`flow/design.v`:
```
module JAM (
input CLK,
input RST,
output reg [2:0] W,
output reg [2:0] J,
input [6:0] Cost,
output reg [3:0] MatchCount,
output reg [9:0] MinCost,
output reg Valid );
reg [5:0]state;
reg [2:0]num[0:7];
reg [4:0]ix;
reg [9:0]tempCost;
reg [4:0]changePoint;
reg [4:0]n;
reg [4:0]max_min_pos;
reg [4:0]max_min_value;
always @(posedge CLK or posedge RST) 
begin
    if(RST)
    begin
		  W <= 0;
		  J <= 0;
		  Valid <= 0;
		  num[0] <= 0;
		  num[1] <= 1;
		  num[2] <= 2;
		  num[3] <= 3;
		  num[4] <= 4;
		  num[5] <= 5;
		  num[6] <= 6;
		  num[7] <= 7;
		  state <= 0;
		  ix <= 1;
		  tempCost <= 0;
		  MatchCount <= 0;
		  MinCost <= 1023;
		  changePoint <= 0;
		  n <= 10;
		  max_min_pos <= 0;
		  max_min_value <= 10;
    end
    else 
    begin
		case(state)
			5'd0:
			begin
				if(ix > 8)
				begin
					if(tempCost < MinCost)
					begin
						MatchCount <= 1;
						MinCost <= tempCost;
					end
					else if(tempCost == MinCost)
					begin
						MatchCount <= MatchCount + 1;
					end
					ix <= 1;
					tempCost <= 0;
					state <= 1;
				end
				else if(ix == 8)
				begin
					tempCost <= tempCost + Cost;
					ix <= ix + 1;
				end
				else
				begin
					tempCost <= tempCost + Cost;
					W <= ix;
					J <= num[ix];
					ix <= ix + 1;
				end
			end
			5'd1:
			begin
				if(num[7] > num[6])
				begin
					num[6] <= num[7];
					num[7] <= num[6];
					state <= 0;
					W <= 0;
					J <= num[0];
				end
				else if(num[6] > num[5])
				begin
					 if(num[7] > num[5] && num[7] < num[6])
					 begin
						num[7] <= num[6];
						num[5] <= num[7];
						num[6] <= num[5];
						state <= 0;
						W <= 0;
						J <= num[0];
					 end
					 else
					 begin
						num[5] <= num[6];
						num[6] <= num[7];
						num[7] <= num[5];
						state <= 0;
						W <= 0;
						J <= num[0];
					 end
				end
				else if(num[5] > num[4])
				begin
						if(num[6] < num[4] && ((num[7] < num[4]) || num[5] < num[7]) )
						begin
							num[4] <= num[5];
							num[5] <= num[7];
							num[7] <= num[4];
						end
						else if(num[6] > num[4] && num[5] > num[6] && num[7] < num[4])
						begin
							num[4] <= num[6];
							num[5] <= num[7];
							num[6] <= num[4];
							num[7] <= num[5];
						end
						else if(num[7] > num[4] && num[7] < num[6] && num[7] < num[5])
						begin
							num[4] <= num[7];
							num[5] <= num[4];
							num[7] <= num[5];
						end
						state <= 0;
						W <= 0;
						J <= num[0];
				end
				else if(num[4] > num[3])
				begin
					changePoint <= 3;
					state <= 2;
					n <= 4;
				end
				else if(num[3] > num[2])
				begin
					changePoint <= 2;
					state <= 2;
					n <= 3;
				end
				else if(num[2] > num[1])
				begin
					changePoint <= 1;
					state <= 2;
					n <= 2;
				end
				else if(num[1] > num[0])
				begin
					changePoint <= 0;
					state <= 2;
					n <= 1;
				end
				else
					state <= 4;
			end
			5'd2:
			begin
				if(n >= 8)
				begin
					num[changePoint] <= num[max_min_pos];
					num[max_min_pos] <= num[changePoint];
					state <= 3;
					max_min_value <= 10;
				end
				else
				begin
					if(num[n] > num[changePoint] && num[n] < max_min_value)
					begin
						max_min_pos <= n;
						max_min_value <= num[n];
					end
					n <= n + 1;
				end
			end
			5'd3:
			begin
				if(changePoint == 4)
				begin
					num[5] <= num[7];
					num[7] <= num[5];
				end
				else if(changePoint == 3)
				begin
					num[4] <= num[7];
					num[5] <= num[6];
					num[6] <= num[5];
					num[7] <= num[4];
				end
				else if(changePoint == 2)
				begin
					num[3] <= num[7];
					num[4] <= num[6];
					num[6] <= num[4];
					num[7] <= num[3];
				end
				else if(changePoint == 1)
				begin
					num[2] <= num[7];
					num[3] <= num[6];
					num[4] <= num[5];
					num[5] <= num[4];
					num[6] <= num[3];
					num[7] <= num[2];
				end
				else if(changePoint == 0)
				begin
					num[1] <= num[7];
					num[2] <= num[6];
					num[3] <= num[5];
					num[5] <= num[3];
					num[6] <= num[2];
					num[7] <= num[1];
				end
					state <= 0;
					W <= 0;
					J <= num[0];
			end
			5'd4:
			begin
				Valid <= 1;
			end
		endcase
    end
end
endmodule
```
`flow/run.sh`:
```
#!/bin/bash
# the make line also repeats each setting of config.mk as NAME=value (left out here)
make -C /OpenROAD-flow-scripts/flow DESIGN_CONFIG=/design/flow/config.mk WORK_HOME=/design/flow/orfs CLKGATE_MAP_FILE= finish
```
`flow/config.mk`:
```
export PLATFORM = sky130hd
export DESIGN_NAME = JAM
export DESIGN_NICKNAME = JAM
export VERILOG_FILES = /design/flow/design.v
export SDC_FILE = /design/flow/constraint.sdc
export NUM_CORES = 4
export LEC_CHECK = 0
export ABC_AREA = 1
export CAP_MARGIN = 20
export CORE_MARGIN = 2
export CORE_UTILIZATION = 65
export CTS_CLUSTER_DIAMETER = 301
export SLEW_MARGIN = 20
```
`flow/constraint.sdc`:
```
create_clock -name core_clock -period 2.65 [get_ports {CLK}]
set_input_delay 0.5300 -clock core_clock [delete_from_list [all_inputs] [get_ports {CLK}]]
set_output_delay 0.5300 -clock core_clock [all_outputs]
set_load 0.01 [all_outputs]
```
==> out/metrics.cfg, run 1 <==
[grt]
grt_pass1_wl_um = 38600
grt_overflow = 0
gr-usage-all-layers_pct = 41.9
antenna_found_initial = 1
grt_pass1_vias = 7646
grt_max_degree = 80

[clocking]
cts_root_buffer = clkbuf_16
cts_max_level = 3
cts_sinks = 79
cts.clk_slew.worst_paths_ns = 0.07
insertion_delay_ns = 0.35
cts_buffers = 9
clockBufferDepth = 2
cts_tree = done

[yosys]
ys_sh_mux_pct = 0.410
enable_flop_cells = 0
fp_nets = 1149
ys.flops = 79
synth-main-ff-cell = dfrtp_1
ys_sh_xor_pct = 0.479
netlist_instances = 1071
yosysWarnings = 2
adder_share_pct = 11.9
top_area_share_pct = 17.4
synth_cell_type_count = 52
most_common_cell = nand2_1
synth.top_cells.by_count = nand2_1 (286), inv_1 (108), nand3_1 (95)
area_leaders = dfrtp_1 (17%), nand2_1 (15%), ha_1 (12%), dfstp_2 (10%), nand3_1 (6.5%)
ys_top_logic_family = simple AND/OR/NAND/NOR gates
ys_seq_share_pct = 27.5
syn_avg_cell_area_um2 = 6.83
synth_area_um2 = 7320
ys_area_um2 = 7320
ys_sh_simple_pct = 32.6
aoi_share_pct = 18.1
synthArstFlopShare_pct = 100
netlist.top_cell.by_area = dfrtp_1
ys_cells = 1071

[detailed_routing]
drc_errors = 0
wl_met1_um = 9450
first_pass_iters = 6
dr_wl_met3_um = 3000
drt_iter0_drc = 1032
wl_per_cell_um = 19.6
dr.max_layer_used = met5
viasPerCell = 6.34
postRouteAntennaNets = 0
num_antenna_cells = 0
met2_wirelength_um = 11100
routed_wl_um = 25200
vias = 8116

[power_and_ir_drop]
pwr-share-comb_pct = 2.9
p_leak_nw = 4.20
power.internal_mw = 2.05
pwr-share-clk_pct = 50.7
ir_worst_vdd_mv = 0.369
maxPowerGroup = clock
p_seq_share_pct = 46.4
p_comb_uw = 74.7
pg_clk_mw = 1.32
power_density_nw_per_um2 = 306
seq_power_mw = 1.21
switching_share_pct = 21.5
p_switching_uw = 559

[placement]
post-place-ws_ns = -0.0746
io_buffers = 29
gp_congestion = 1.02
postPlaceCellArea_um2 = 8020
dp.cells = 1261
post-dp-hpwl_um = 18200

[worst_setup_path]
crit_start = num[6][2]
crit_chain = inv_1, buf_4, o22ai_2, nor2_2, a22oi_2, ha_1, a21oi_2, nor2_1, a21oi_4, nand3_2, nand2_1, nand2_1
r2r_setup_slack_ns = 0.05
start_kind = flip-flop
path_common_cell = nand2_1
r2r_cells = 12
rr_startpoint = num[6][2]
critPathKind = reg -> reg
slowest_stage = dfstp_2
cp_data_required_time_ns = 2.89
path_max_fanout = 6
path_buffers = 2
cp.arrival_ns = 2.83
slowest_delay_ns = 0.53
worstReg2RegEnd = max_min_pos[1]
crit_path_end_kind = flip-flop
crit_cells = 12
cp_top_family = AND-OR/OR-AND gates
crit_end = max_min_pos[1]

[hold_path]
min_path_cells = 1
min-delay-start = Valid
hp-class = reg -> reg
whs_endpoint = Valid

[sta]
setup_violations = 0
drv_slew = 0
fin_ws_ns = 0.0547
tightest_slew_ns = 0.525
min_period_ns = 2.60
finClkSkew_ns = 0.0109
max_slew_margin_pct = 65.0
post-route-period-util_pct = 97.9
hold_viol_final = 0
max_freq_ghz = 0.385

[cells_and_area]
syn2layout_area_growth_pct = 16.2
stdcell_count = 1281
finish.utilization_pct = 77.8
layout.nets = 1214
stdcell_area_um2 = 8510

[flow_run]
max_cap_viol_count = 0
log.warning_count = 39

[die]
coreArea_um2 = 10900
die_area_um2 = 12100
num_io_pins = 30
fp_util_pct = 66.9
rows = 38
die-width_um = 110
die_y_um = 110

[run_status]
status = complete, no violations

## final cells by class
cell class	instances	area [µm²]
fill	858	2430
timing repair buffer	83	728
sequential	79	2010
inverter	129	498
tap	140	175
clock inverter	2	38.8
clock buffer	14	274
multi-input combinational	834	4780
## layer usage
layer	global-route usage (%)	vias up
li1	-	3727
met1	51.6	3699
met2	65.2	544
met3	11.4	144
met4	26.0	2
met5	0	-
## repair_timing
action | in CTS | in global routing
endpoints found under the hold margin | 0 | 0
pin swaps | 0 | 10
gates resized | 2 | 31
buffers inserted | 0 | 4
hold buffers | 0 | 0
endpoints found under the setup margin | 7 | 7
## stage by stage
step,TNS (ns),power (mW),hold WS [ns]
6_report,0,2.60,0.477
5_1_grt,-0.0733,2.66,0.494
4_1_cts,0,2.61,0.477
3_5_place_dp,-0.319,1.30,0.465
3_3_place_gp,0,1.30,0.445
2_1_floorplan,0,1.27,0.433
==> run 2, diff against run 1 <==
- ABC_AREA: 1 -> not set
- CORE_UTILIZATION: 65 -> 40
- CTS_CLUSTER_DIAMETER: 301 -> not set
- clock period: 2.65 -> 5.66 ns (I/O delays scaled with it)
==> out/metrics.cfg, run 2 <==
[run_status]
status = complete, no violations

[worst_setup_path]
path_common_cell = ha_1
cp.arrival_ns = 3.84
cp_top_family = adder cells
r2r_cells = 10
cp_data_required_time_ns = 5.89
start_kind = flip-flop
critPathKind = reg -> reg
worstReg2RegEnd = max_min_pos[1]
crit_end = max_min_pos[1]
crit_start = changePoint[1]
crit_path_end_kind = flip-flop
rr_startpoint = changePoint[1]
slowest_delay_ns = 0.73
path_max_fanout = 26
slowest_stage = ha_1
crit_cells = 10
crit_chain = ha_1, a222oi_1, mux2_2, ha_1, and2_1, a211oi_2, o21ai_1, o31a_2, a2111oi_4, mux2_1
path_buffers = 0
r2r_setup_slack_ns = 2.05

[flow_run]
max_cap_viol_count = 0
log.warning_count = 37

[power_and_ir_drop]
power_density_nw_per_um2 = 153
switching_share_pct = 24.0
pg_clk_uw = 573
seq_power_uw = 565
p_comb_uw = 34.4
ir_worst_vdd_mv = 0.119
p_leak_nw = 3.03
power.internal_uw = 892
pwr-share-clk_pct = 48.8
p_seq_share_pct = 48.2
maxPowerGroup = clock
p_switching_uw = 281
pwr-share-comb_pct = 2.9

[yosys]
ys_area_um2 = 6940
most_common_cell = nand2_1
yosysWarnings = 2
aoi_share_pct = 26.1
synth.top_cells.by_count = nand2_1 (93), o21ai_0 (85), ha_1 (68)
synthArstFlopShare_pct = 100
top_area_share_pct = 18.4
enable_flop_cells = 0
fp_nets = 917
ys_sh_xor_pct = 1.01
ys_sh_simple_pct = 15.9
ys.flops = 79
area_leaders = dfrtp_1 (18%), ha_1 (12%), dfstp_2 (11%), o21ai_0 (6.1%), mux2i_1 (5.6%)
synth_cell_type_count = 77
synth-main-ff-cell = dfrtp_1
netlist_instances = 839
ys_seq_share_pct = 29.0
netlist.top_cell.by_area = dfrtp_1
ys_cells = 839
synth_area_um2 = 6940
syn_avg_cell_area_um2 = 8.27
ys_top_logic_family = AND-OR/OR-AND gates
ys_sh_mux_pct = 9.25
adder_share_pct = 12.5

[clocking]
cts_resized = 0
cts_buffers = 9
cts_setup_buffers = 0
insertion_delay_ns = 0.35
cts_sinks = 79
cts_root_buffer = clkbuf_16
cts_hold_buf = 0
cts_max_level = 3
clockBufferDepth = 2
cts_tree = done
cts.clk_slew.worst_paths_ns = 0.07

[sta]
setup_violations = 0
post-route-period-util_pct = 63.8
max_slew_margin_pct = 38.0
hold_viol_final = 0
holdWs_ns = 0.478
finClkSkew_ns = 0.00769
grt_setup_unrepaired = no
max_freq_ghz = 0.277
fin_setup_tns_ns = 0
drv_slew = 0
min_period_ns = 3.61
tightest_slew_ns = 0.930

[grt]
antenna_found_initial = 0
grt_pass1_wl_um = 33900
grt_pass1_vias = 6121
grt_max_degree = 52
gr-usage-all-layers_pct = 23.9
grt_overflow = 0

[die]
rows = 48
num_io_pins = 30
die_y_um = 136
coreArea_um2 = 17100
fp_util_pct = 40.6
die_area_um2 = 18400
die-width_um = 136

[detailed_routing]
dr.max_layer_used = met4
drc_errors = 0
wl_per_cell_um = 20.1
postRouteAntennaNets = 0
dr_wl_met3_um = 1670
met2_wirelength_um = 9360
num_antenna_cells = 0
routed_wl_um = 21400
wl_met1_um = 9760
vias = 6391
first_pass_iters = 7
viasPerCell = 6.01
drt_iter0_drc = 745

[hold_path]
whs_endpoint = max_min_value[3]
min_path_cells = 2
min-delay-start = max_min_value[3]
hp-class = reg -> reg

[cells_and_area]
stdcell_count = 1064
layout.nets = 912
fill_cells = 1680
syn2layout_area_growth_pct = 10.1
logic_area_um2 = 4520
regArea_um2 = 2010

[placement]
dp.cells = 1048
gp_congestion = 0.931
post-dp-hpwl_um = 14700
io_buffers = 29

-- run 2: routing by layer --
| layer | GRT usage (%) | up-vias |
|---|---|---|
| met3 | 5.24 | 53 |
| met5 | 0 | - |
| li1 | - | 3065 |
| met2 | 35.5 | 266 |
| met4 | 9.55 | 0 |
| met1 | 33.7 | 3007 |
-- run 2: final cells by class --
type	count	area share, %
clock buffers	11	3.18
clock inverters	5	0.524
flip-flops and latches	79	26.3
multi-input cells	650	59.1
repair buffers	33	4.19
inverters	61	3.01
well taps	225	3.68
-- run 2: through the flow --
step / util [%] / instance area, µm² / power [mW] / setup WS (ns)
detailed placement: 42.9 / 7340 / 0.611 / 2.10
finish: 44.6 / 7640 / 1.17 / 2.05
global placement: 42.9 / 7340 / 0.610 / 2.19
global route: 44.6 / 7640 / 1.22 / 1.76
CTS: 44.5 / 7620 / 1.19 / 2.08
floorplan: - / 6940 / 0.597 / 2.39
==> run 3, diff against run 2 <==
- CTS_CLUSTER_DIAMETER: not set -> 391
- CTS_CLUSTER_SIZE: not set -> 100
- HOLD_SLACK_MARGIN: not set -> -0.07
- TNS_END_PERCENT: not set -> 25
- clock period: 5.66 -> 8.0 ns (I/O delays scaled with it)
==> out/metrics.cfg, run 3 <==
[clocking]
cts_setup_buffers = 0
cts_root_buffer = clkbuf_16
clockBufferDepth = 2
cts.clk_slew.worst_paths_ns = 0.07
cts_hold_buf = 0
cts_resized = 0
cts_sinks = 79
cts_buffers = 9
cts_tree = done
insertion_delay_ns = 0.35
cts_max_level = 3

[detailed_routing]
first_pass_iters = 8
viasPerCell = 6.00
num_antenna_cells = 0
drt_iter0_drc = 852
vias = 6382
wl_per_cell_um = 19.9
postRouteAntennaNets = 0
routed_wl_um = 21100
drc_errors = 0

[power_and_ir_drop]
p_comb_uw = 24.6
power.internal_uw = 655
seq_power_uw = 400
pwr-share-clk_pct = 50.8
p_leak_nw = 3.04
pwr-share-comb_pct = 2.8
maxPowerGroup = clock
ir_worst_vdd_mv = 0.132
power_density_nw_per_um2 = 113
switching_share_pct = 24.0
p_switching_uw = 207
pg_clk_uw = 438
p_seq_share_pct = 46.4

[worst_setup_path]
r2r_setup_slack_ns = 4.36
path_max_fanout = 7
crit_cells = 13
crit_chain = inv_1, ha_1, or2_0, nand3_1, o21ai_0, a21oi_1, ha_1, and2_1, a211oi_2, o21ai_1, o31a_2, a2111oi_4, mux2_1
cp_data_required_time_ns = 8.24
crit_start = n[1]
r2r_cells = 13
slowest_delay_ns = 0.58
rr_startpoint = n[1]
worstReg2RegEnd = max_min_pos[2]
path_buffers = 1
cp_top_family = AND-OR/OR-AND gates
crit_path_end_kind = flip-flop
slowest_stage = dfstp_2
start_kind = flip-flop
critPathKind = reg -> reg
path_common_cell = ha_1
crit_end = max_min_pos[2]
cp.arrival_ns = 3.88

[yosys]
netlist_instances = 839
ys_cells = 839
adder_share_pct = 12.5
fp_nets = 917
ys_seq_share_pct = 29.0
most_common_cell = nand2_1
synth.top_cells.by_count = nand2_1 (93), o21ai_0 (85), ha_1 (68)
top_area_share_pct = 18.4
aoi_share_pct = 26.1
area_leaders = dfrtp_1 (18%), ha_1 (12%), dfstp_2 (11%), o21ai_0 (6.1%), mux2i_1 (5.6%)
ys_sh_simple_pct = 15.9
synth_area_um2 = 6940
syn_avg_cell_area_um2 = 8.27
synth-main-ff-cell = dfrtp_1
yosysWarnings = 2
ys_sh_xor_pct = 1.01
ys_sh_mux_pct = 9.25
ys.flops = 79
ys_top_logic_family = AND-OR/OR-AND gates
synth_cell_type_count = 77
synthArstFlopShare_pct = 100
netlist.top_cell.by_area = dfrtp_1
enable_flop_cells = 0
ys_area_um2 = 6940

[sta]
min_period_ns = 3.64
tightest_slew_ns = 1.09
max_slew_margin_pct = 27.1
hold_viol_final = 0
post-route-period-util_pct = 45.5
drv_slew = 0
finClkSkew_ns = 0.00774
fin_setup_tns_ns = 0
grt_setup_unrepaired = no
max_freq_ghz = 0.274
setup_violations = 0

[flow_run]
log.warning_count = 37
max_cap_viol_count = 0

[hold_path]
hp-class = reg -> reg
whs_endpoint = max_min_value[3]
min-delay-start = max_min_value[3]
min_path_cells = 2

[run_status]
status = complete, no violations

[placement]
post-dp-hpwl_um = 14600
io_buffers = 29
gp_congestion = 0.903

[grt]
grt_overflow = 0
grt_pass1_wl_um = 33900
grt_max_degree = 53
antenna_found_initial = 0
gr-usage-all-layers_pct = 23.8
grt_pass1_vias = 6115

[die]
num_io_pins = 30
rows = 48
coreArea_um2 = 17100
die_area_um2 = 18400
die-width_um = 136
die_y_um = 136
fp_util_pct = 40.6

[cells_and_area]
layout.nets = 912
syn2layout_area_growth_pct = 10.3
finish.utilization_pct = 44.7

-- run 3: metal layers --
metal / track usage [%] / vias up / wire (µm)
met3: 4.34 / 59 / 1450
met2: 36.4 / 247 / 9190
li1: - / 3071 / -
met5: 0 / - / 0
met4: 9.78 / 0 / 711
met1: 33.1 / 3005 / 9780
-- run 3: final cells by class --
type | count | area [µm²]
timing repair buffer | 33 | 320
inverter | 61 | 230
multi-input combinational | 650 | 4510
tap | 225 | 282
clock inverter | 7 | 78.8
clock buffer | 9 | 225
fill | 1694 | 9460
sequential | 79 | 2010
-- run 3: metrics by stage --
step | cells | worst slack, ns | cell area, µm² | hold WS [ns] | power, mW
finish | 1064 | 4.36 | 7660 | 0.467 | 0.862
global route | 1064 | 4.10 | 7660 | 0.497 | 0.892
CTS | 1064 | 4.39 | 7650 | 0.471 | 0.871
detailed placement | 1048 | 4.20 | 7350 | 0.462 | 0.432
global placement | 1048 | 4.24 | 7340 | 0.460 | 0.432
floorplan | 839 | 4.42 | 6940 | 0.433 | 0.423
==> run 4, diff against run 3 <==
- CORE_UTILIZATION: 40 -> 31
- CTS_CLUSTER_DIAMETER: 391 -> not set
- CTS_CLUSTER_SIZE: 100 -> not set
- HOLD_SLACK_MARGIN: -0.07 -> not set
- TNS_END_PERCENT: 25 -> not set
- clock period: 8.0 -> 3.72 ns (I/O delays scaled with it)
==> out/metrics.cfg, run 4 <==
[power_and_ir_drop]
p_seq_share_pct = 47.0
maxPowerGroup = clock
ir_worst_vdd_mv = 0.183
pwr-share-clk_pct = 50.1
fin_total_pwr_mw = 1.83
switching_share_pct = 23.2
power_density_nw_per_um2 = 231
pg_clk_uw = 917
seq_power_uw = 860
power.internal_mw = 1.41
p_comb_uw = 54.0
p_switching_uw = 426
p_leak_nw = 3.18
pwr-share-comb_pct = 2.9

[worst_setup_path]
worstReg2RegEnd = max_min_pos[0]
path_buffers = 1
cp_top_family = AND-OR/OR-AND gates
start_kind = flip-flop
path_max_fanout = 7
rr_startpoint = n[1]
r2r_setup_slack_ns = 0.25
crit_path_end_kind = flip-flop
crit_start = n[1]
slowest_delay_ns = 0.59
cp_data_required_time_ns = 3.95
crit_end = max_min_pos[0]
path_common_cell = ha_1
critPathKind = reg -> reg
crit_chain = inv_1, ha_1, or2_4, a31oi_1, nor2_1, a31oi_2, ha_1, and2_1, a211oi_2, o21ai_1, o31a_2, a2111oi_4, mux2_1
cp.arrival_ns = 3.70
slowest_stage = dfstp_2
crit_cells = 13
r2r_cells = 13

[yosys]
syn_avg_cell_area_um2 = 8.27
ys_sh_simple_pct = 15.9
ys_top_logic_family = AND-OR/OR-AND gates
ys_sh_mux_pct = 9.25
fp_nets = 917
synth.top_cells.by_count = nand2_1 (93), o21ai_0 (85), ha_1 (68)
synth_cell_type_count = 77
adder_share_pct = 12.5
ys_seq_share_pct = 29.0
aoi_share_pct = 26.1
most_common_cell = nand2_1
area_leaders = dfrtp_1 (18%), ha_1 (12%), dfstp_2 (11%), o21ai_0 (6.1%), mux2i_1 (5.6%)
ys.flops = 79
netlist_instances = 839
synth_area_um2 = 6940
enable_flop_cells = 0
top_area_share_pct = 18.4
ys_cells = 839
yosysWarnings = 2
netlist.top_cell.by_area = dfrtp_1
synth-main-ff-cell = dfrtp_1
ys_area_um2 = 6940
synthArstFlopShare_pct = 100
ys_sh_xor_pct = 1.01

[grt]
grt_pass1_wl_um = 34000
antenna_found_initial = 0
grt_pass1_vias = 6101
grt_max_degree = 43
gr-usage-all-layers_pct = 18.1
grt_overflow = 0

[clocking]
clockBufferDepth = 2
cts_sinks = 79
cts_buffers = 9
cts_tree = done
insertion_delay_ns = 0.35
cts.clk_slew.worst_paths_ns = 0.06
cts_root_buffer = clkbuf_16
cts_hold_buf = 0
cts_max_level = 3

[sta]
post-route-period-util_pct = 93.3
max_freq_ghz = 0.288
setup_violations = 0
fin_ws_ns = 0.251
finClkSkew_ns = 0.00949
grt_setup_unrepaired = no
drv_slew = 0
tightest_slew_ns = 1.02
fin_setup_tns_ns = 0
max_slew_margin_pct = 31.2
min_period_ns = 3.47
holdWs_ns = 0.467
hold_viol_final = 0

[placement]
gp_congestion = 0.922
dp.cells = 1130
post-dp-hpwl_um = 15500
postPlaceCellArea_um2 = 7610
post-place-ws_ns = 0.0973
io_buffers = 29

[cells_and_area]
logic_area_um2 = 4510
syn2layout_area_growth_pct = 14.1
finish.utilization_pct = 36.2
stdcell_area_um2 = 7920
fill_cells = 2287
regArea_um2 = 2010
stdcell_count = 1146
layout.nets = 939

[hold_path]
min-delay-start = max_min_value[3]
min_path_cells = 2
hp-class = reg -> reg
whs_endpoint = max_min_value[3]

[die]
fp_util_pct = 31.7
die_area_um2 = 23600
rows = 54
coreArea_um2 = 21900
die_y_um = 154
die-width_um = 154
num_io_pins = 30

[detailed_routing]
drt_iter0_drc = 537
wl_per_cell_um = 18.7
first_pass_iters = 7
num_antenna_cells = 0
vias = 6505
viasPerCell = 5.68
postRouteAntennaNets = 0
drc_errors = 0
routed_wl_um = 21400

[run_status]
status = complete, no violations

[flow_run]
max_cap_viol_count = 0
log.warning_count = 37

-- run 4: final cells by class --
class / instances / share of cell area (%)
clock buffer: 10 / 2.89
sequential: 79 / 25.4
inverter: 61 / 2.91
clock inverter: 6 / 0.853
tap: 280 / 4.42
multi-input combinational: 650 / 56.9
timing repair buffer: 60 / 6.60
-- run 4: timing repair --
item                       in CTS  in global routing
resized                         0                  5
setup buffers                   0                  0
setup endpoints to repair       0                  6
-- run 4: layer usage --
metal | share of wire [%] | global-route usage [%] | vias up | wire length, µm
met2 | 45 | 28.2 | 227 | 9600
met3 | 6.9 | 2.93 | 51 | 1480
met4 | 3.2 | 7.16 | 0 | 680
met1 | 45 | 25.1 | 3107 | 9670
li1 | - | - | 3120 | -
met5 | 0 | 0 | - | 0
==> run 5, diff against run 4 <==
- ABC_AREA: not set -> 0
- CAP_MARGIN: 20 -> 5
- CELL_PAD_IN_SITES_DETAIL_PLACEMENT: not set -> 2
- CELL_PAD_IN_SITES_GLOBAL_PLACEMENT: not set -> 0
- CORE_ASPECT_RATIO: not set -> 0.63
- CORE_UTILIZATION: 31 -> 15
- CTS_CLUSTER_DIAMETER: not set -> 207
- CTS_CLUSTER_SIZE: not set -> 15
- GPL_ROUTABILITY_DRIVEN: not set -> 0
- GPL_TIMING_DRIVEN: not set -> 0
- HOLD_SLACK_MARGIN: not set -> 0.25
- MAX_ROUTING_LAYER: not set -> met4
- MIN_ROUTING_LAYER: not set -> met1
- PLACE_DENSITY_LB_ADDON: not set -> 0.13
- SETUP_SLACK_MARGIN: not set -> 1.08
- TNS_END_PERCENT: not set -> 15
- clock period: 3.72 -> 4.76 ns (I/O delays scaled with it)
==> out/metrics.cfg, run 5 <==
[run_status]
status = complete, no violations

[power_and_ir_drop]
p_leak_nw = 3.25
power_density_nw_per_um2 = 171
pwr-share-clk_pct = 50.6
p_seq_share_pct = 46.2
pwr-share-comb_pct = 3.2
fin_total_pwr_mw = 1.45
maxPowerGroup = clock
pg_clk_uw = 735
ir_worst_vdd_mv = 0.153
seq_power_uw = 672
p_comb_uw = 46.7
p_switching_uw = 398
power.internal_mw = 1.06
switching_share_pct = 27.4

[worst_setup_path]
path_max_fanout = 10
crit_cells = 9
crit_chain = clkbuf_2, inv_1, ha_1, a21oi_1, nand2_1, or3_1, and3_1, a311oi_4, mux2i_1
crit_path_end_kind = flip-flop
r2r_cells = 9
slowest_delay_ns = 0.58
path_buffers = 2
crit_end = num[7][0]
r2r_setup_slack_ns = 1.08
critPathKind = reg -> reg
worstReg2RegEnd = num[7][0]
crit_start = num[6][2]
start_kind = flip-flop
slowest_stage = dfstp_2
cp_top_family = simple AND/OR/NAND/NOR gates
cp.arrival_ns = 3.95
cp_data_required_time_ns = 5.03
rr_startpoint = num[6][2]

[yosys]
synth_cell_type_count = 77
fp_nets = 917
most_common_cell = nand2_1
synthArstFlopShare_pct = 100
ys_sh_mux_pct = 9.25
ys_sh_simple_pct = 15.9
synth_area_um2 = 6940
netlist.top_cell.by_area = dfrtp_1
aoi_share_pct = 26.1
ys_top_logic_family = AND-OR/OR-AND gates
ys_sh_xor_pct = 1.01
area_leaders = dfrtp_1 (18%), ha_1 (12%), dfstp_2 (11%), o21ai_0 (6.1%), mux2i_1 (5.6%)
syn_avg_cell_area_um2 = 8.27
ys_seq_share_pct = 29.0
enable_flop_cells = 0
synth.top_cells.by_count = nand2_1 (93), o21ai_0 (85), ha_1 (68)
yosysWarnings = 2
ys_area_um2 = 6940
synth-main-ff-cell = dfrtp_1
top_area_share_pct = 18.4
adder_share_pct = 12.5
ys.flops = 79
netlist_instances = 839
ys_cells = 839

[hold_path]
hp-class = reg -> reg
whs_endpoint = Valid
min_path_cells = 1
min-delay-start = Valid

[clocking]
cts_buffers = 9
cts_max_level = 3
clockBufferDepth = 2
cts_sinks = 79
insertion_delay_ns = 0.38
cts_root_buffer = clkbuf_16
cts.clk_slew.worst_paths_ns = 0.08
cts_tree = done

[cells_and_area]
layout.nets = 965
regArea_um2 = 2010
fill_cells = 5327
syn2layout_area_growth_pct = 22.4
logic_area_um2 = 4610
stdcell_area_um2 = 8500

[grt]
grt_pass1_wl_um = 48900
grt_max_degree = 62
antenna_found_initial = 1
grt_pass1_vias = 7036
gr-usage-all-layers_pct = 14.3
grt_overflow = 0

[detailed_routing]
num_antenna_cells = 0
postRouteAntennaNets = 0
drt_iter0_drc = 641
first_pass_iters = 5
vias = 6879
routed_wl_um = 32700
viasPerCell = 4.59
wl_per_cell_um = 21.8
drc_errors = 0

[sta]
max_slew_margin_pct = 30.9
hold_viol_final = 0
max_freq_ghz = 0.271
setup_violations = 0
finClkSkew_ns = 0.0143
drv_slew = 0
grt_setup_unrepaired = yes
fin_ws_ns = 1.08
tightest_slew_ns = 1.02
min_period_ns = 3.68
post-route-period-util_pct = 77.4

[die]
coreArea_um2 = 45600
fp_util_pct = 15.2
die-width_um = 275
num_io_pins = 30
rows = 62
die_y_um = 175
die_area_um2 = 48100

[placement]
post-dp-hpwl_um = 25500
post-place-ws_ns = 0.0665
io_buffers = 29
postPlaceCellArea_um2 = 8040

[flow_run]
log.warning_count = 39
max_cap_viol_count = 0

==> run 5: metrics by stage <==
step                      instances  setup TNS, ns  hold slack (ns)  util (%)
after floorplan                 839              0            0.433         -
after global placement         1476          -5.65            0.454      17.5
after detailed placement       1478              0            0.473      17.6
after CTS                      1494              0            0.484      18.4
after global routing           1500              0            0.508      18.6
final                          1500              0            0.482      18.6
==> run 5: layout make-up <==
class	instances	share of cell area [%]
clock inverters	7	0.722
clock buffers	9	2.65
well taps	608	8.95
flip-flops and latches	79	23.7
plain buffers	49	2.61
inverters	61	2.75
repair buffers	37	4.36
multi-input cells	650	54.3
==> run 5: metal layers <==
metal,up-vias,GRT usage [%],share of wire [%]
met5,-,-,0
met4,0,2.48,0.80
met3,17,2.58,4.2
met2,119,17.2,37
met1,3561,23.6,58
li1,3182,-,-
==> run 5: what timing repair did <==
item                                    in CTS  in global routing
pin swaps                                    0                  5
buffers inserted                             0                  6
hold buffers                                 0                  0
gates cloned                                 0                  0
endpoints found under the setup margin      33                 20
gates resized                               19                 12
==> run 6, diff against run 5 <==
- ABC_AREA: 0 -> not set
- CAP_MARGIN: 5 -> 20
- CELL_PAD_IN_SITES_DETAIL_PLACEMENT: 2 -> not set
- CELL_PAD_IN_SITES_GLOBAL_PLACEMENT: 0 -> not set
- CORE_ASPECT_RATIO: 0.63 -> not set
- CORE_UTILIZATION: 15 -> 61
- CTS_CLUSTER_DIAMETER: 207 -> not set
- CTS_CLUSTER_SIZE: 15 -> not set
- GPL_ROUTABILITY_DRIVEN: 0 -> not set
- GPL_TIMING_DRIVEN: 0 -> not set
- HOLD_SLACK_MARGIN: 0.25 -> not set
- MAX_ROUTING_LAYER: met4 -> not set
- MIN_ROUTING_LAYER: met1 -> not set
- PLACE_DENSITY_LB_ADDON: 0.13 -> not set
- SETUP_SLACK_MARGIN: 1.08 -> not set
- TNS_END_PERCENT: 15 -> not set
- clock period: 4.76 -> 3.82 ns (I/O delays scaled with it)
==> out/metrics.cfg, run 6 <==
[worst_setup_path]
cp_top_family = AND-OR/OR-AND gates
crit_end = max_min_pos[1]
path_buffers = 1
cp_data_required_time_ns = 4.05
crit_cells = 13
crit_start = n[1]
slowest_delay_ns = 0.58
r2r_setup_slack_ns = 0.17
slowest_stage = dfstp_2
crit_path_end_kind = flip-flop
rr_startpoint = n[1]
path_max_fanout = 7
crit_chain = inv_1, ha_1, or2_1, a31oi_1, nor2_1, a31oi_2, ha_1, and2_1, a211oi_2, o21ai_1, o31a_2, a2111oi_4, mux2_1
path_common_cell = ha_1
worstReg2RegEnd = max_min_pos[1]
critPathKind = reg -> reg
cp.arrival_ns = 3.88
r2r_cells = 13
start_kind = flip-flop

[yosys]
ys_seq_share_pct = 29.0
netlist_instances = 839
ys_sh_mux_pct = 9.25
synthArstFlopShare_pct = 100
ys_area_um2 = 6940
ys_sh_simple_pct = 15.9
synth.top_cells.by_count = nand2_1 (93), o21ai_0 (85), ha_1 (68)
synth_area_um2 = 6940
syn_avg_cell_area_um2 = 8.27
yosysWarnings = 2
netlist.top_cell.by_area = dfrtp_1
synth-main-ff-cell = dfrtp_1
fp_nets = 917
ys_cells = 839
enable_flop_cells = 0
top_area_share_pct = 18.4
most_common_cell = nand2_1
ys_sh_xor_pct = 1.01
aoi_share_pct = 26.1
ys_top_logic_family = AND-OR/OR-AND gates
area_leaders = dfrtp_1 (18%), ha_1 (12%), dfstp_2 (11%), o21ai_0 (6.1%), mux2i_1 (5.6%)
ys.flops = 79
synth_cell_type_count = 77
adder_share_pct = 12.5

[power_and_ir_drop]
seq_power_uw = 838
p_leak_nw = 3.13
pwr-share-comb_pct = 2.8
pg_clk_uw = 976
power_density_nw_per_um2 = 243
p_switching_uw = 415
power.internal_mw = 1.45
pwr-share-clk_pct = 52.3
p_comb_uw = 52.5
maxPowerGroup = clock
switching_share_pct = 22.2
p_seq_share_pct = 44.9
ir_worst_vdd_mv = 0.213
fin_total_pwr_mw = 1.87

[die]
die-width_um = 111
coreArea_um2 = 11000
rows = 38
fp_util_pct = 63.2
die_area_um2 = 12200
die_y_um = 111
num_io_pins = 30

[detailed_routing]
postRouteAntennaNets = 0
first_pass_iters = 12
viasPerCell = 6.80
drc_errors = 0
vias = 6761
wl_per_cell_um = 21.3
routed_wl_um = 21200
num_antenna_cells = 0
drt_iter0_drc = 765

[cells_and_area]
fill_cells = 881
logic_area_um2 = 4510
regArea_um2 = 2010
finish.utilization_pct = 70.0
layout.nets = 927
syn2layout_area_growth_pct = 10.8

[clocking]
cts_setup_buffers = 0
cts_tree = done
clockBufferDepth = 2
cts_sinks = 79
cts_resized = 0
cts_buffers = 9
cts.clk_slew.worst_paths_ns = 0.07
cts_max_level = 3
insertion_delay_ns = 0.35
cts_hold_buf = 0
cts_root_buffer = clkbuf_16

[hold_path]
hp-class = reg -> reg
whs_endpoint = Valid
min-delay-start = state[1]
min_path_cells = 1

[sta]
fin_ws_ns = 0.167
drv_slew = 0
holdWs_ns = 0.471
max_slew_margin_pct = 28.4
post-route-period-util_pct = 95.6
tightest_slew_ns = 1.06
grt_setup_unrepaired = yes
setup_violations = 0
min_period_ns = 3.65
hold_viol_final = 0
max_freq_ghz = 0.274
finClkSkew_ns = 0.00857

[grt]
grt_pass1_wl_um = 34400
grt_overflow = 0
gr-usage-all-layers_pct = 34.7
antenna_found_initial = 0
grt_max_degree = 44
grt_pass1_vias = 6570

[placement]
gp_congestion = 1.01
post-dp-hpwl_um = 14800
post-place-ws_ns = 0.229
io_buffers = 29

[run_status]
status = complete, no violations

[flow_run]
log.warning_count = 40
max_cap_viol_count = 0

## run 6: per-layer routing
layer / track usage (%) / part of all wire, % / vias to the layer above
li1: - / - / 3093
met1: 45.5 / 40 / 3194
met2: 56.2 / 46 / 376
met3: 6.45 / 9.6 / 98
met4: 15.6 / 4.3 / 0
met5: 0 / 0 / -
## run 6: through the flow
stage	TNS, ns	cell area (µm²)	instances
after floorplan	0	6940	839
after global placement	0	7350	978
after detailed placement	0	7350	978
after CTS	0	7680	994
after global routing	-0.206	7690	994
final	0	7690	994
## run 6: layout make-up
class	instances	share of cell area (%)
repair buffers	48	5.63
inverters	61	2.99
flip-flops and latches	79	26.2
clock inverters	6	1.19
multi-input cells	650	58.6
clock buffers	10	3.11
well taps	140	2.28
==> run 7, diff against run 6 <==
- ABC_AREA: not set -> 1
- CORE_ASPECT_RATIO: not set -> 1.33
- CORE_UTILIZATION: 61 -> 72
- CTS_CLUSTER_DIAMETER: not set -> 345
- CTS_CLUSTER_SIZE: not set -> 10
- HOLD_SLACK_MARGIN: not set -> 0.29
- PLACE_DENSITY: not set -> 0.42
- clock period: 3.82 -> 2.56 ns (I/O delays scaled with it)
==> out/metrics.cfg, run 7 <==
[sta]
fin_setup_tns_ns = -0.0351
max_slew_margin_pct = 58.5
drv_slew = 0
min_period_ns = 2.57
setup_violations = 3
tightest_slew_ns = 0.622
grt_setup_unrepaired = yes
post-route-period-util_pct = 100
fin_ws_ns = -0.0127
max_freq_ghz = 0.389
hold_viol_final = 0
finClkSkew_ns = 0.00787

[detailed_routing]
wl_per_cell_um = 23.7
routed_wl_um = 30500
drc_errors = 0
vias = 8958
first_pass_iters = 28
postRouteAntennaNets = 0
drt_iter0_drc = 1874
viasPerCell = 6.98
num_antenna_cells = 0

[flow_run]
max_cap_viol_count = 0
log.warning_count = 40

[placement]
gp_congestion = 1.15
post-place-ws_ns = -0.0509
io_buffers = 29
post-dp-hpwl_um = 20400
dp.cells = 1260

[clocking]
cts_buffers = 9
cts_root_buffer = clkbuf_16
cts_tree = done
clockBufferDepth = 2
cts_hold_buf = 0
cts.clk_slew.worst_paths_ns = 0.07
cts_sinks = 79
insertion_delay_ns = 0.36
cts_max_level = 3

[worst_setup_path]
cp_data_required_time_ns = 2.80
cp.arrival_ns = 2.81
crit_end = max_min_value[0]
start_kind = flip-flop
slowest_stage = dfstp_2
crit_cells = 14
r2r_cells = 14
slowest_delay_ns = 0.55
path_buffers = 1
crit_path_end_kind = flip-flop
path_max_fanout = 7
r2r_setup_slack_ns = -0.01
worstReg2RegEnd = max_min_value[0]
crit_chain = buf_6, ha_4, ha_4, nand2_1, nand3_1, nor2_2, a22oi_2, ha_1, a21oi_2, nor2_1, a21oi_4, nand2_2, nand3_1, nand2_1
critPathKind = reg -> reg
rr_startpoint = n[1]
crit_start = n[1]
cp_top_family = adder cells

[grt]
grt_overflow = 0
grt_pass1_vias = 8729
gr-usage-all-layers_pct = 56.7
grt_max_degree = 63
grt_pass1_wl_um = 47500
antenna_found_initial = 0

[power_and_ir_drop]
seq_power_mw = 1.25
power.internal_mw = 1.94
power_density_nw_per_um2 = 301
pg_clk_mw = 1.24
maxPowerGroup = registers
p_comb_uw = 79.6
pwr-share-comb_pct = 3.1
ir_worst_vdd_mv = 0.514
p_leak_nw = 4.23
switching_share_pct = 24.5
pwr-share-clk_pct = 48.2
p_switching_uw = 630
p_seq_share_pct = 48.7

[yosys]
synthArstFlopShare_pct = 100
ys_top_logic_family = simple AND/OR/NAND/NOR gates
area_leaders = dfrtp_1 (17%), nand2_1 (15%), ha_1 (12%), dfstp_2 (10%), nand3_1 (6.5%)
ys_sh_xor_pct = 0.479
top_area_share_pct = 17.4
fp_nets = 1149
ys_seq_share_pct = 27.5
enable_flop_cells = 0
yosysWarnings = 2
ys.flops = 79
synth.top_cells.by_count = nand2_1 (286), inv_1 (108), nand3_1 (95)
syn_avg_cell_area_um2 = 6.83
aoi_share_pct = 18.1
ys_cells = 1071
most_common_cell = nand2_1
ys_sh_simple_pct = 32.6
netlist.top_cell.by_area = dfrtp_1
netlist_instances = 1071
synth-main-ff-cell = dfrtp_1
synth_area_um2 = 7320
ys_area_um2 = 7320
adder_share_pct = 11.9
ys_sh_mux_pct = 0.410
synth_cell_type_count = 52

[die]
die_y_um = 120
num_io_pins = 30
die_area_um2 = 11000
rows = 42
coreArea_um2 = 9930
die-width_um = 91.4
fp_util_pct = 73.7

[hold_path]
hp-class = in -> async

[cells_and_area]
stdcell_count = 1284
syn2layout_area_growth_pct = 16.6
layout.nets = 1225

[run_status]
status = finished with violations
failed_checks = setup timing

## run 7: area by class of cell
class | count | area [µm²]
Inverter | 129 | 508
Multi-Input combinational cell | 834 | 4770
Clock buffer | 11 | 233
Tap cell | 132 | 165
Timing Repair Buffer | 94 | 811
Fill cell | 585 | 1400
Sequential cell | 79 | 2010
Clock inverter | 5 | 35.0
## run 7: layer usage
layer	part of all wire [%]	vias to the layer above	routed length, µm	track usage [%]
met3	14	361	4130	27.2
met1	30	3967	9090	55.7
met5	0.15	-	45	4.90
met2	43	876	13200	85.2
met4	13	2	4030	55.6
li1	-	3752	-	-
## run 7: metrics by stage
stage | power (mW) | hold WS (ns) | cell area (µm²) | utilization (%)
after floorplan | 1.32 | 0.433 | 7320 | -
after global placement | 1.35 | 0.447 | 8060 | 81.2
after detailed placement | 1.35 | 0.470 | 8060 | 81.2
after CTS | 2.53 | 0.446 | 8350 | 84.1
after global routing | 2.61 | 0.473 | 8530 | 85.9
final | 2.57 | 0.435 | 8530 | 85.9
## run 7: timing repair
action,4_1_cts,5_1_grt
pin swaps,2,15
setup buffers,1,7
resized,4,32
setup endpoints to repair,6,28
==> run 8, diff against run 7 <==
- ABC_AREA: 1 -> not set
- CELL_PAD_IN_SITES_DETAIL_PLACEMENT: not set -> 1
- CELL_PAD_IN_SITES_GLOBAL_PLACEMENT: not set -> 2
- CORE_ASPECT_RATIO: 1.33 -> 1.04
- CORE_UTILIZATION: 72 -> 32
- CTS_CLUSTER_DIAMETER: 345 -> 276
- CTS_CLUSTER_SIZE: 10 -> 99
- HOLD_SLACK_MARGIN: 0.29 -> not set
- PLACE_DENSITY: 0.42 -> not set
- PLACE_DENSITY_LB_ADDON: not set -> 0.3
- SETUP_SLACK_MARGIN: not set -> -0.78
- clock period: 2.56 -> 8.0 ns (I/O delays scaled with it)
==> out/metrics.cfg, run 8 <==
[detailed_routing]
drc_errors = 0
num_antenna_cells = 0
drt_iter0_drc = 478
wl_per_cell_um = 22.2
routed_wl_um = 24900
vias = 6597
postRouteAntennaNets = 0
first_pass_iters = 6
viasPerCell = 5.88

[worst_setup_path]
crit_start = changePoint[0]
cp_data_required_time_ns = 8.24
cp_top_family = adder cells
crit_path_end_kind = flip-flop
crit_end = max_min_pos[2]
crit_cells = 11
r2r_setup_slack_ns = 4.06
path_max_fanout = 27
rr_startpoint = changePoint[0]
start_kind = flip-flop
critPathKind = reg -> reg
r2r_cells = 11
slowest_delay_ns = 0.84
cp.arrival_ns = 4.17
path_common_cell = ha_1
crit_chain = inv_1, ha_1, a222oi_1, mux2_2, ha_1, and2_1, a211oi_2, o21ai_1, o31a_2, a2111oi_4, mux2_1
slowest_stage = ha_1
path_buffers = 1
worstReg2RegEnd = max_min_pos[2]

[hold_path]
whs_endpoint = Valid
hp-class = reg -> reg
min-delay-start = state[1]
min_path_cells = 1

[sta]
hold_viol_final = 0
holdWs_ns = 0.468
fin_setup_tns_ns = 0
max_slew_margin_pct = 26.5
fin_ws_ns = 4.06
max_freq_ghz = 0.254
min_period_ns = 3.94
grt_setup_unrepaired = no
drv_slew = 0
setup_violations = 0
finClkSkew_ns = 0.00831
post-route-period-util_pct = 49.2
tightest_slew_ns = 1.10

[flow_run]
max_cap_viol_count = 0
log.warning_count = 37

[yosys]
netlist.top_cell.by_area = dfrtp_1
synth_cell_type_count = 77
most_common_cell = nand2_1
ys_seq_share_pct = 29.0
synth.top_cells.by_count = nand2_1 (93), o21ai_0 (85), ha_1 (68)
fp_nets = 917
top_area_share_pct = 18.4
ys_sh_xor_pct = 1.01
ys_area_um2 = 6940
synth-main-ff-cell = dfrtp_1
area_leaders = dfrtp_1 (18%), ha_1 (12%), dfstp_2 (11%), o21ai_0 (6.1%), mux2i_1 (5.6%)
ys_top_logic_family = AND-OR/OR-AND gates
syn_avg_cell_area_um2 = 8.27
enable_flop_cells = 0
ys_cells = 839
netlist_instances = 839
synthArstFlopShare_pct = 100
synth_area_um2 = 6940
aoi_share_pct = 26.1
ys_sh_mux_pct = 9.25
ys.flops = 79
yosysWarnings = 2
ys_sh_simple_pct = 15.9
adder_share_pct = 12.5

[clocking]
clockBufferDepth = 2
cts_tree = done
cts.clk_slew.worst_paths_ns = 0.07
insertion_delay_ns = 0.36
cts_root_buffer = clkbuf_16
cts_hold_buf = 0
cts_sinks = 79
cts_max_level = 3
cts_resized = 0
cts_buffers = 9
cts_setup_buffers = 0

[grt]
grt_pass1_wl_um = 39900
grt_pass1_vias = 7001
gr-usage-all-layers_pct = 22.4
antenna_found_initial = 0
grt_overflow = 0
grt_max_degree = 53

[die]
rows = 54
coreArea_um2 = 21100
die_y_um = 154
die_area_um2 = 22900
fp_util_pct = 32.8
die-width_um = 148
num_io_pins = 30

[power_and_ir_drop]
pg_clk_uw = 478
power_density_nw_per_um2 = 116
pwr-share-comb_pct = 2.8
ir_worst_vdd_mv = 0.0948
pwr-share-clk_pct = 52.9
maxPowerGroup = clock
p_comb_uw = 25.0
p_seq_share_pct = 44.3
p_leak_nw = 3.07
power.internal_uw = 688
p_switching_uw = 215
fin_total_pwr_uw = 903
switching_share_pct = 23.8
seq_power_uw = 400

[placement]
post-dp-hpwl_um = 18000
post-place-ws_ns = 4.02
gp_congestion = 0.880
io_buffers = 29

[cells_and_area]
logic_area_um2 = 4510
syn2layout_area_growth_pct = 11.8
regArea_um2 = 2010
layout.nets = 914
fill_cells = 2503

[run_status]
status = complete, no violations

==> run 8: through the flow <==
stage / cells / area (µm²) / utilization [%]
after floorplan: 839 / 6940 / -
after global placement: 1104 / 7420 / 35.1
after detailed placement: 1104 / 7420 / 35.1
after CTS: 1120 / 7740 / 36.6
after global routing: 1121 / 7760 / 36.7
final: 1121 / 7760 / 36.7
==> run 8: metal layers <==
metal,track usage (%),routed length [µm]
met5,0,0
met4,7.39,644
met3,2.65,1140
met2,38.7,12300
met1,29.1,10900
==> run 8: area by class of cell <==
| type | count | share of cell area, % |
|---|---|---|
| repair buffers | 35 | 4.29 |
| multi-input cells | 650 | 58.1 |
| well taps | 280 | 4.52 |
| clock inverters | 7 | 1.32 |
| inverters | 61 | 2.97 |
| flip-flops and latches | 79 | 25.9 |
| clock buffers | 9 | 2.90 |
==> run 9, diff against run 8 <==
- ABC_AREA: not set -> 1
- CELL_PAD_IN_SITES_DETAIL_PLACEMENT: 1 -> not set
- CELL_PAD_IN_SITES_GLOBAL_PLACEMENT: 2 -> 0
- CORE_ASPECT_RATIO: 1.04 -> 1.01
- CORE_UTILIZATION: 32 -> 72
- CTS_CLUSTER_DIAMETER: 276 -> 201
- CTS_CLUSTER_SIZE: 99 -> not set
- GPL_ROUTABILITY_DRIVEN: not set -> 0
- MAX_ROUTING_LAYER: not set -> met4
- PLACE_DENSITY_LB_ADDON: 0.3 -> not set
- SETUP_SLACK_MARGIN: -0.78 -> -0.08
- clock period: 8.0 -> 2.44 ns (I/O delays scaled with it)
==> out/metrics.cfg, run 9 <==
[hold_path]
min-delay-start = state[1]
min_path_cells = 1
hp-class = reg -> reg
whs_endpoint = Valid

[die]
die-width_um = 104
fp_util_pct = 74.9
rows = 36
num_io_pins = 30
die_area_um2 = 11000
die_y_um = 105
coreArea_um2 = 9770

[yosys]
adder_share_pct = 11.9
area_leaders = dfrtp_1 (17%), nand2_1 (15%), ha_1 (12%), dfstp_2 (10%), nand3_1 (6.5%)
ys_top_logic_family = simple AND/OR/NAND/NOR gates
synthArstFlopShare_pct = 100
yosysWarnings = 2
top_area_share_pct = 17.4
aoi_share_pct = 18.1
synth-main-ff-cell = dfrtp_1
synth_area_um2 = 7320
ys_sh_simple_pct = 32.6
ys_area_um2 = 7320
ys_seq_share_pct = 27.5
synth_cell_type_count = 52
enable_flop_cells = 0
netlist.top_cell.by_area = dfrtp_1
most_common_cell = nand2_1
ys_cells = 1071
ys_sh_mux_pct = 0.410
ys_sh_xor_pct = 0.479
fp_nets = 1149
syn_avg_cell_area_um2 = 6.83
netlist_instances = 1071
synth.top_cells.by_count = nand2_1 (286), inv_1 (108), nand3_1 (95)
ys.flops = 79

[detailed_routing]
viasPerCell = 6.36
routed_wl_um = 24100
drt_iter0_drc = 1394
wl_per_cell_um = 18.6
postRouteAntennaNets = 0
dr_wl_met3_um = 3240
wl_met1_um = 8780
vias = 8243
first_pass_iters = 13
dr.max_layer_used = met4
met2_wirelength_um = 10400
drc_errors = 0

[cells_and_area]
stdcell_count = 1296
stdcell_area_um2 = 8560
syn2layout_area_growth_pct = 16.9
regArea_um2 = 2010
fill_cells = 557
layout.nets = 1235
logic_area_um2 = 4840

[power_and_ir_drop]
p_switching_uw = 564
ir_worst_vdd_mv = 0.318
p_leak_nw = 4.26
p_seq_share_pct = 57.7
pwr-share-clk_pct = 38.8
pg_clk_uw = 880
pwr-share-comb_pct = 3.5
maxPowerGroup = registers
switching_share_pct = 24.8
p_comb_uw = 79.5
power_density_nw_per_um2 = 265
seq_power_mw = 1.31
power.internal_mw = 1.71

[worst_setup_path]
path_common_cell = nand2_1
cp_data_required_time_ns = 2.70
crit_start = n[1]
start_kind = flip-flop
path_max_fanout = 4
cp.arrival_ns = 2.89
critPathKind = reg -> reg
r2r_cells = 16
crit_cells = 16
crit_path_end_kind = flip-flop
worstReg2RegEnd = max_min_value[2]
slowest_stage = dfstp_2
rr_startpoint = n[1]
crit_chain = inv_4, ha_1, nand2_1, o22ai_1, nor3_2, a21oi_2, ha_1, nand2_2, inv_2, nand3_1, nand2_1, inv_1, nor2_2, nand2_2, nand3_2, nand2_1
crit_end = max_min_value[2]
r2r_setup_slack_ns = -0.19
path_buffers = 3
slowest_delay_ns = 0.63
cp_top_family = simple AND/OR/NAND/NOR gates

[grt]
grt_max_degree = 80
grt_overflow = 0
grt_pass1_wl_um = 37000
grt_pass1_vias = 7693
antenna_found_initial = 1
gr-usage-all-layers_pct = 43.5

[run_status]
failed_checks = setup timing
status = finished with violations

[clocking]
cts_max_level = 3
cts.clk_slew.worst_paths_ns = 0.09
clockBufferDepth = 2
cts_tree = done
insertion_delay_ns = 0.38
cts_sinks = 79
cts_buffers = 9
cts_root_buffer = clkbuf_8

[sta]
post-route-period-util_pct = 108
hold_viol_final = 0
max_freq_ghz = 0.381
min_period_ns = 2.63
finClkSkew_ns = 0.0174
drv_slew = 0
max_slew_margin_pct = 67.8
tightest_slew_ns = 0.479
setup_violations = 8
fin_ws_ns = -0.186
grt_setup_unrepaired = yes

[placement]
dp.cells = 1265
postPlaceCellArea_um2 = 8080
post-place-ws_ns = -0.211
post-dp-hpwl_um = 17000
io_buffers = 29

[flow_run]
max_cap_viol_count = 0
log.warning_count = 40

==> run 9: per-stage QoR <==
stage / util (%) / setup TNS, ns / power, mW / hold slack (ns)
floorplan: - / -1.28 / 1.38 / 0.433
global placement: 82.7 / -0.377 / 1.41 / 0.447
detailed placement: 82.7 / -1.33 / 1.41 / 0.454
CTS: 84.7 / -0.327 / 2.25 / 0.474
global route: 87.5 / -2.83 / 2.32 / 0.500
finish: 87.5 / -1.18 / 2.27 / 0.471
==> run 9: timing repair <==
action,CTS,global route
pin swaps,6,19
gates resized,10,37
endpoints found under the setup margin,7,27
hold buffers,0,0
buffers inserted,1,13
endpoints found under the hold margin,0,0
==> run 9: final cells by class <==
| type | count | area share, % |
|---|---|---|
| repair buffers | 104 | 10.2 |
| inverters | 129 | 5.89 |
| flip-flops and latches | 79 | 23.5 |
| diodes | 1 | 0.0292 |
| well taps | 133 | 1.94 |
| clock buffers | 12 | 1.58 |
| multi-input cells | 834 | 56.6 |
| clock inverters | 4 | 0.263 |
==> run 9: layer usage <==
layer  global-route usage [%]  vias up
met1                     52.2     3668
li1                         -     3766
met3                     12.1      207
met5                        -        -
met2                     65.5      602
met4                     25.7        0
==> run 10, diff against run 9 <==
- CELL_PAD_IN_SITES_GLOBAL_PLACEMENT: 0 -> not set
- CORE_ASPECT_RATIO: 1.01 -> not set
- CORE_UTILIZATION: 72 -> 70
- CTS_CLUSTER_DIAMETER: 201 -> not set
- HOLD_SLACK_MARGIN: not set -> 0.29
- MAX_ROUTING_LAYER: met4 -> not set
- PLACE_DENSITY_LB_ADDON: not set -> 0.04
- SETUP_SLACK_MARGIN: -0.08 -> 0.79
- clock period: 2.44 -> 2.68 ns (I/O delays scaled with it)
==> out/metrics.cfg, run 10 <==
[run_status]
status = did not finish
error_line = [ERROR DPL-0038] Utilization greater than 100%, impossible to legalize
haltStage = global routing (5_1_grt)

[clocking]
cts_buffers = 9
cts_root_buffer = clkbuf_8
cts_hold_buf = 0
cts_sinks = 79
clockBufferDepth = 2
cts_max_level = 3

[yosys]
ys_sh_simple_pct = 32.6
synth_area_um2 = 7320
ys_sh_mux_pct = 0.410
aoi_share_pct = 18.1
enable_flop_cells = 0
ys_cells = 1071
yosysWarnings = 2
top_area_share_pct = 17.4
ys.flops = 79
most_common_cell = nand2_1
synth-main-ff-cell = dfrtp_1
adder_share_pct = 11.9
area_leaders = dfrtp_1 (17%), nand2_1 (15%), ha_1 (12%), dfstp_2 (10%), nand3_1 (6.5%)
ys_top_logic_family = simple AND/OR/NAND/NOR gates
netlist.top_cell.by_area = dfrtp_1
synth.top_cells.by_count = nand2_1 (286), inv_1 (108), nand3_1 (95)
synthArstFlopShare_pct = 100
ys_seq_share_pct = 27.5
ys_sh_xor_pct = 0.479
fp_nets = 1149
netlist_instances = 1071
ys_area_um2 = 7320
syn_avg_cell_area_um2 = 6.83
synth_cell_type_count = 52

[placement]
postPlaceCellArea_um2 = 8120
post-dp-hpwl_um = 17300
io_buffers = 29

[die]
die_area_um2 = 11300
coreArea_um2 = 10200
die-width_um = 106
rows = 37
fp_util_pct = 71.5
die_y_um = 106
num_io_pins = 30

run 10: timing repair:
item / 4_1_cts
setup endpoints to repair: 73
resized: 186
cloned: 6
buffers inserted: 65
pin swaps: 72
run 10: stage by stage:
step | util, % | std cells | power, mW | hold WS, ns | setup WS (ns)
after floorplan | - | 1071 | 1.26 | 0.433 | 0.416
after global placement | 79.4 | 1239 | 1.29 | 0.451 | 0.236
after detailed placement | 79.4 | 1239 | 1.29 | 0.464 | 0.146
after CTS | 93.9 | 1326 | 2.18 | 0.482 | 0.222
==> run 11, diff against run 10 <==
- ABC_AREA: 1 -> 0
- CELL_PAD_IN_SITES_GLOBAL_PLACEMENT: not set -> 2
- CORE_UTILIZATION: 70 -> 57
- GPL_TIMING_DRIVEN: not set -> 0
- HOLD_SLACK_MARGIN: 0.29 -> not set
- PLACE_DENSITY_LB_ADDON: 0.04 -> 0.16
- SETUP_SLACK_MARGIN: 0.79 -> 0.02
- clock period: 2.68 -> 3.14 ns (I/O delays scaled with it)
==> out/metrics.cfg, run 11 <==
[yosys]
ys_cells = 839
adder_share_pct = 12.5
synth-main-ff-cell = dfrtp_1
synth_area_um2 = 6940
enable_flop_cells = 0
ys_sh_xor_pct = 1.01
ys_seq_share_pct = 29.0
netlist.top_cell.by_area = dfrtp_1
aoi_share_pct = 26.1
top_area_share_pct = 18.4
netlist_instances = 839
ys_sh_simple_pct = 15.9
area_leaders = dfrtp_1 (18%), ha_1 (12%), dfstp_2 (11%), o21ai_0 (6.1%), mux2i_1 (5.6%)
yosysWarnings = 2
synth_cell_type_count = 77
ys_sh_mux_pct = 9.25
synth.top_cells.by_count = nand2_1 (93), o21ai_0 (85), ha_1 (68)
fp_nets = 917
syn_avg_cell_area_um2 = 8.27
ys_top_logic_family = AND-OR/OR-AND gates
most_common_cell = nand2_1
ys_area_um2 = 6940
synthArstFlopShare_pct = 100
ys.flops = 79

[die]
rows = 40
fp_util_pct = 58.0
die_area_um2 = 13100
die-width_um = 114
coreArea_um2 = 12000
die_y_um = 114

[run_status]
haltStage = global placement without I/O (3_1_place_gp_skip_io)
status = did not finish
error_line = [ERROR FLW-0024] Place density exceeds 1.0 (current PLACE_DENSITY_LB_ADDON =  0.16). Please check if the value of  PLACE_DENSITY_LB_ADDON is between 0 and 0.99.

==> run 12, diff against run 11 <==
- ABC_AREA: 0 -> not set
- CELL_PAD_IN_SITES_GLOBAL_PLACEMENT: 2 -> not set
- CORE_ASPECT_RATIO: not set -> 1.09
- CORE_MARGIN: 2 -> 10
- CORE_UTILIZATION: 57 -> 25
- CTS_CLUSTER_SIZE: not set -> 58
- GPL_ROUTABILITY_DRIVEN: 0 -> not set
- GPL_TIMING_DRIVEN: 0 -> not set
- PLACE_DENSITY: not set -> 0.88
- PLACE_DENSITY_LB_ADDON: 0.16 -> not set
- SETUP_SLACK_MARGIN: 0.02 -> not set
- SLEW_MARGIN: 20 -> 30
- clock period: 3.14 -> 2.6 ns (I/O delays scaled with it)
==> out/metrics.cfg, run 12 <==
[yosys]
enable_flop_cells = 0
netlist.top_cell.by_area = dfrtp_1
synthArstFlopShare_pct = 100
top_area_share_pct = 18.4
ys.flops = 79
synth_area_um2 = 6940
ys_cells = 839
synth-main-ff-cell = dfrtp_1
syn_avg_cell_area_um2 = 8.27
ys_top_logic_family = AND-OR/OR-AND gates
adder_share_pct = 12.5
ys_sh_xor_pct = 1.01
yosysWarnings = 2
synth.top_cells.by_count = nand2_1 (93), o21ai_0 (85), ha_1 (68)
area_leaders = dfrtp_1 (18%), ha_1 (12%), dfstp_2 (11%), o21ai_0 (6.1%), mux2i_1 (5.6%)
ys_sh_mux_pct = 9.25
ys_area_um2 = 6940
ys_seq_share_pct = 29.0
synth_cell_type_count = 77
ys_sh_simple_pct = 15.9
aoi_share_pct = 26.1
most_common_cell = nand2_1
fp_nets = 917
netlist_instances = 839

[die]
fp_util_pct = 25.5
die_y_um = 194
coreArea_um2 = 27300
num_io_pins = 30
die_area_um2 = 34800
die-width_um = 180
rows = 63

[power_and_ir_drop]
seq_power_mw = 1.23
p_seq_share_pct = 48.1
pwr-share-comb_pct = 3.3
p_leak_nw = 3.98
p_switching_uw = 633
switching_share_pct = 24.7
power_density_nw_per_um2 = 265
maxPowerGroup = clock
p_comb_uw = 84.8
pwr-share-clk_pct = 48.6
power.internal_mw = 1.93
pg_clk_mw = 1.24
ir_worst_vdd_mv = 0.373

[grt]
grt_max_degree = 40
grt_pass1_vias = 7372
antenna_found_initial = 0
grt_pass1_wl_um = 39200
gr-usage-all-layers_pct = 13.5
grt_overflow = 0

[worst_setup_path]
path_max_fanout = 5
path_buffers = 1
critPathKind = reg -> reg
crit_path_end_kind = flip-flop
cp_data_required_time_ns = 2.83
crit_end = max_min_pos[1]
r2r_cells = 13
cp_top_family = AND-OR/OR-AND gates
slowest_stage = dfstp_2
crit_cells = 13
crit_start = n[1]
crit_chain = inv_4, ha_4, or2_4, nand3_1, o21ai_1, a21oi_1, ha_1, and2_4, a211oi_2, o21ai_1, o31a_2, a2111oi_4, mux2_1
path_common_cell = o21ai_1
slowest_delay_ns = 0.61
r2r_setup_slack_ns = -0.73
cp.arrival_ns = 3.56
start_kind = flip-flop
worstReg2RegEnd = max_min_pos[1]
rr_startpoint = n[1]

[sta]
max_freq_ghz = 0.300
post-route-period-util_pct = 128
drv_slew = 0
min_period_ns = 3.33
hold_viol_final = 0
setup_violations = 21
max_slew_margin_pct = 38.5
fin_setup_tns_ns = -5.33
grt_setup_unrepaired = yes
fin_ws_ns = -0.728
tightest_slew_ns = 0.923
finClkSkew_ns = 0.00976

[clocking]
cts_max_level = 3
cts_sinks = 79
cts_tree = done
clockBufferDepth = 2
cts_buffers = 9
cts_root_buffer = clkbuf_16
insertion_delay_ns = 0.35
cts.clk_slew.worst_paths_ns = 0.07

[detailed_routing]
num_antenna_cells = 0
routed_wl_um = 26000
first_pass_iters = 9
vias = 7682
drt_iter0_drc = 1039
viasPerCell = 5.67
wl_per_cell_um = 19.2
postRouteAntennaNets = 0
drc_errors = 0

[placement]
gp_congestion = 1.03
io_buffers = 29
post-dp-hpwl_um = 17800

[run_status]
status = finished with violations
failed_checks = setup timing

[flow_run]
log.warning_count = 40
max_cap_viol_count = 0

[cells_and_area]
fill_cells = 2695
regArea_um2 = 2020
logic_area_um2 = 5010
syn2layout_area_growth_pct = 39.0
layout.nets = 1071
finish.utilization_pct = 35.4

[hold_path]
hp-class = in -> async

[run 12: stage by stage]
step,power [mW],std cells,hold WS [ns],worst slack (ns),area [µm²]
6_report,2.56,1355,0.465,-0.728,9650
5_1_grt,2.62,1355,0.472,-0.820,9650
4_1_cts,2.57,1334,0.468,-0.554,9260
3_5_place_dp,1.34,1302,0.449,-0.697,8570
3_3_place_gp,1.33,1302,0.448,-0.480,8570
2_1_floorplan,1.30,839,0.433,-0.421,7070
[run 12: final cells by class]
| class | instances | share of cell area [%] |
|---|---|---|
| multi-input cells | 650 | 51.9 |
| clock buffers | 9 | 2.33 |
| inverters | 61 | 2.52 |
| clock inverters | 7 | 0.583 |
| flip-flops and latches | 79 | 20.9 |
| repair buffers | 192 | 17.1 |
| well taps | 357 | 4.63 |
[run 12: metal layers]
metal | wire length, µm | share of wire [%] | up-vias | GRT usage (%)
met5 | 0 | 0 | - | 0
met3 | 2460 | 9.5 | 151 | 2.93
met1 | 9700 | 37 | 3671 | 15.9
met2 | 12200 | 47 | 476 | 21.8
li1 | - | - | 3384 | -
met4 | 1710 | 6.6 | 0 | 8.55
[run 12: what timing repair did]
action / 4_1_cts / 5_1_grt
hold buffers: 0 / 0
gates cloned: 0 / 1
endpoints found under the setup margin: 22 / 27
pin swaps: 19 / 22
resized: 57 / 57
buffers inserted: 16 / 21
Power and IR drop assume default switching activity.
